==> inputs of v20 <==
==> flow/design.v <==
`timescale 1ns / 1ps
module fir_filter
#(
    parameter NUM_ELEMENTS = 7
)
(
    input clk,
    input rst,
    input [ 7 : 0 ] weight_data,
    input [ 2 : 0 ] weight_idx,
    input weight_valid,
    output weight_ready,
    input [ 7 : 0 ] input_data,
    input input_valid,
    output input_ready,
    output [ 15 : 0 ] output_data,
    input output_ready,
    output output_valid
);
    assign weight_ready = 1;
    assign input_ready = 1;
    assign output_valid = 1;
    reg [7:0] weights [NUM_ELEMENTS-1:0];
    reg [7:0] values [NUM_ELEMENTS-1:0];
    integer i;
    always@(posedge clk)begin
        if (rst)begin
            for (i = 0; i< NUM_ELEMENTS; i = i+1)
                weights[i] = 0;
        end else if (weight_valid)
            weights[weight_idx] = weight_data;
        for (i = NUM_ELEMENTS-1; i> 0; i=i-1)begin
            values[i] <= rst?0:values[i-1];
        end
        values[0] <= rst?0:input_data;
    end
    wire [15:0] intermediate_sums [NUM_ELEMENTS-1:0];
    assign output_data = intermediate_sums[NUM_ELEMENTS-1];  
    generate
        genvar j;
        for (j = 0; j<NUM_ELEMENTS; j=j+1)begin:summation
            assign intermediate_sums[j] = (j?intermediate_sums[j-1]:0) + values[j]*weights[j];
        end
    endgenerate
endmodule
==> flow/run.sh <==
#!/bin/bash
# the make line also repeats each setting of config.mk as NAME=value (left out here)
make -C /OpenROAD-flow-scripts/flow DESIGN_CONFIG=/design/flow/config.mk WORK_HOME=/design/flow/orfs CLKGATE_MAP_FILE= finish
==> flow/config.mk <==
export PLATFORM = sky130hd
export DESIGN_NAME = fir_filter
export DESIGN_NICKNAME = fir_filter
export VERILOG_FILES = /design/flow/design.v
export SDC_FILE = /design/flow/constraint.sdc
export NUM_CORES = 4
export LEC_CHECK = 0
export ABC_AREA = 1
export CAP_MARGIN = 30
export CORE_MARGIN = 2
export CORE_UTILIZATION = 70
export CTS_CLUSTER_DIAMETER = 31
export CTS_CLUSTER_SIZE = 15
export PLACE_DENSITY_LB_ADDON = 0.2
export SLEW_MARGIN = 20
==> flow/constraint.sdc <==
create_clock -name core_clock -period 7.58 [get_ports {clk}]
set_input_delay 1.5160 -clock core_clock [delete_from_list [all_inputs] [get_ports {clk}]]
set_output_delay 1.5160 -clock core_clock [all_outputs]
set_load 0.01 [all_outputs]
==> v21: changes against v20 <==
CAP_MARGIN = 20   (was 30)
CORE_ASPECT_RATIO = 0.78   (was not set)
CORE_UTILIZATION = 40   (was 70)
CTS_CLUSTER_DIAMETER = 274   (was 31)
CTS_CLUSTER_SIZE = 26   (was 15)
PLACE_DENSITY_LB_ADDON = not set   (was 0.2)
==> flow/constraint.sdc (replaced) <==
create_clock -name core_clock -period 13.0 [get_ports {clk}]
set_input_delay 2.6000 -clock core_clock [delete_from_list [all_inputs] [get_ports {clk}]]
set_output_delay 2.6000 -clock core_clock [all_outputs]
set_load 0.01 [all_outputs]
==> v12: changes against v20 <==
ABC_AREA = not set   (was 1)
CAP_MARGIN = 20   (was 30)
CORE_UTILIZATION = 66   (was 70)
CTS_CLUSTER_DIAMETER = 258   (was 31)
CTS_CLUSTER_SIZE = 98   (was 15)
PLACE_DENSITY_LB_ADDON = not set   (was 0.2)
==> flow/constraint.sdc (replaced) <==
create_clock -name core_clock -period 13.0 [get_ports {clk}]
set_input_delay 2.6000 -clock core_clock [delete_from_list [all_inputs] [get_ports {clk}]]
set_output_delay 2.6000 -clock core_clock [all_outputs]
set_load 0.01 [all_outputs]
==> v33: changes against v20 <==
ABC_AREA = not set   (was 1)
CAP_MARGIN = 20   (was 30)
CORE_UTILIZATION = 20   (was 70)
CTS_CLUSTER_DIAMETER = not set   (was 31)
CTS_CLUSTER_SIZE = not set   (was 15)
PLACE_DENSITY_LB_ADDON = not set   (was 0.2)
==> flow/constraint.sdc (replaced) <==
create_clock -name core_clock -period 11.4 [get_ports {clk}]
set_input_delay 2.2800 -clock core_clock [delete_from_list [all_inputs] [get_ports {clk}]]
set_output_delay 2.2800 -clock core_clock [all_outputs]
set_load 0.01 [all_outputs]
==> results <==
| quantity | v12 | v33 | v20 | v21 |
|---|---|---|---|---|
| Run status | complete, no violations | complete, no violations | complete, but fails checks | complete, no violations |
| Reasons for failing layout checks | - | - | setup timing | - |
| Final-layout clock-cell area share | 1.47% | 1.46% | 1.31% | 1.42% |
| DR WL met3 | 2.64 mm | 1.46 mm | 4.60 mm | 3.69 mm |
| Multi-input logic portion of the cell area | 70.9% | 67.1% | 60.4% | 63.7% |
| Critical path depth | 24 | 26 | 26 | 25 |
| Sequential cell area | 2720 um^2 | 2720 um^2 | 2750 um^2 | 2720 um^2 |
| Final HPWL from detailed placement | 38.4 mm | 39.6 mm | 42.2 mm | 41.5 mm |
| Die Span Y | 172 um | 310 um | 172 um | 201 um |
| Total Routing Usage GR | 33.3% | 10.3% | 37.4% | 20.1% |
| Power density relative to cell area | 90.1 nW/um^2 | 98.5 nW/um^2 | 201 nW/um^2 | 90.8 nW/um^2 |
| Switch share | 42.6% | 42.3% | 45.8% | 45.6% |
| Post-cts sizing count | 0 | 0 | 123 | 0 |
| Horizontal die dimension | 172 um | 310 um | 172 um | 256 um |
| Count of buffering cells on the critical path with inverters included | 7 | 8 | 8 | 8 |
| Slowest stage cell on the critical path | o41ai_2 | clkdlybuf4s50_1 | fa_1 | dfxtp_1 |
| Met3 usage in global routing | 4.76% | 1.15% | 6.27% | 3.27% |
| Destination of the worst register-to-register timing path | values[1][5] | values[1][4] | values[1][2] | values[1][6] |
| Adder Share, Synth | 55.2% | 55.2% | 52.0% | 52.0% |
| Number of fill cells | 2,186 | 10,100 | 1,612 | 4,945 |
| Nets | 2,510 | 2,511 | 3,192 | 2,959 |
| Final core utilization | 70.9% | 22.4% | 82.1% | 42.3% |


==> inputs of run Z <==
Starts from the design.v that is shown in full above.
Settings: LEC_CHECK=0, CAP_MARGIN=20, CORE_MARGIN=2, CORE_UTILIZATION=71, CTS_CLUSTER_DIAMETER=221, SLEW_MARGIN=20; clock period 10.5 ns.
run.sh (not shown) runs the stock make flow with config.mk's settings and CLKGATE_MAP_FILE=.
==> run B (differences from run Z) <==
CORE_ASPECT_RATIO = 0.5   (was not set)
CORE_UTILIZATION = 40   (was 71)
CTS_CLUSTER_DIAMETER = 393   (was 221)
CTS_CLUSTER_SIZE = 100   (was not set)
TNS_END_PERCENT = 5   (was not set)
==> flow/constraint.sdc (replaced) <==
create_clock -name core_clock -period 13.0 [get_ports {clk}]
set_input_delay 2.6000 -clock core_clock [delete_from_list [all_inputs] [get_ports {clk}]]
set_output_delay 2.6000 -clock core_clock [all_outputs]
set_load 0.01 [all_outputs]
==> summary of the runs <==
In area after synthesis, run B and run Z do not differ. Of run B and run Z, run B has the higher cell area (gap about 1.2%, measured against run Z). Against run B, the utilization of run Z is higher by 32 points. In run Z the first-iteration DRC count is larger than in run B, by about 45%. Of run Z and run B, run B has the higher routed wire length (gap 2.6%, measured against run B). Between run B and run Z, the lower clock skew is in run Z (gap 0.0036 ns). Die size: run Z is smaller than run B (43%).
==> figures <==
item	run B	run Z
Outcome	no timing/DRC/antenna violations	no timing/DRC/antenna violations
Proportion of cell area occupied by registers	0.136	0.138
Met3 track utilization from global routing	0.0491	0.0584
Data arrival, critical path	8.56 ns	8.15 ns
Total Wirelength	45.8 mm	44.6 mm
Detailed-route wire length on metal 1	22.3 mm	17.9 mm
Number of well taps	627	335
Share of total power in combinational logic	0.595	0.601
Area taken by flip-flops and latches	0.00272 mm^2	0.00273 mm^2
P_sw	729 uW	946 uW
Critical-path top delay cell	sky130_fd_sc_hd__dfxtp_1	sky130_fd_sc_hd__clkdlybuf4s50_1
Crit path buf inv count	8	5
Worst Clk Skew	0.0168 ns	0.0132 ns
Clock buffers	9	11
Destination of the critical timing path	output_data[15]	output_data[14]
No activity file was given, so power comes from the tool's default toggle rates.
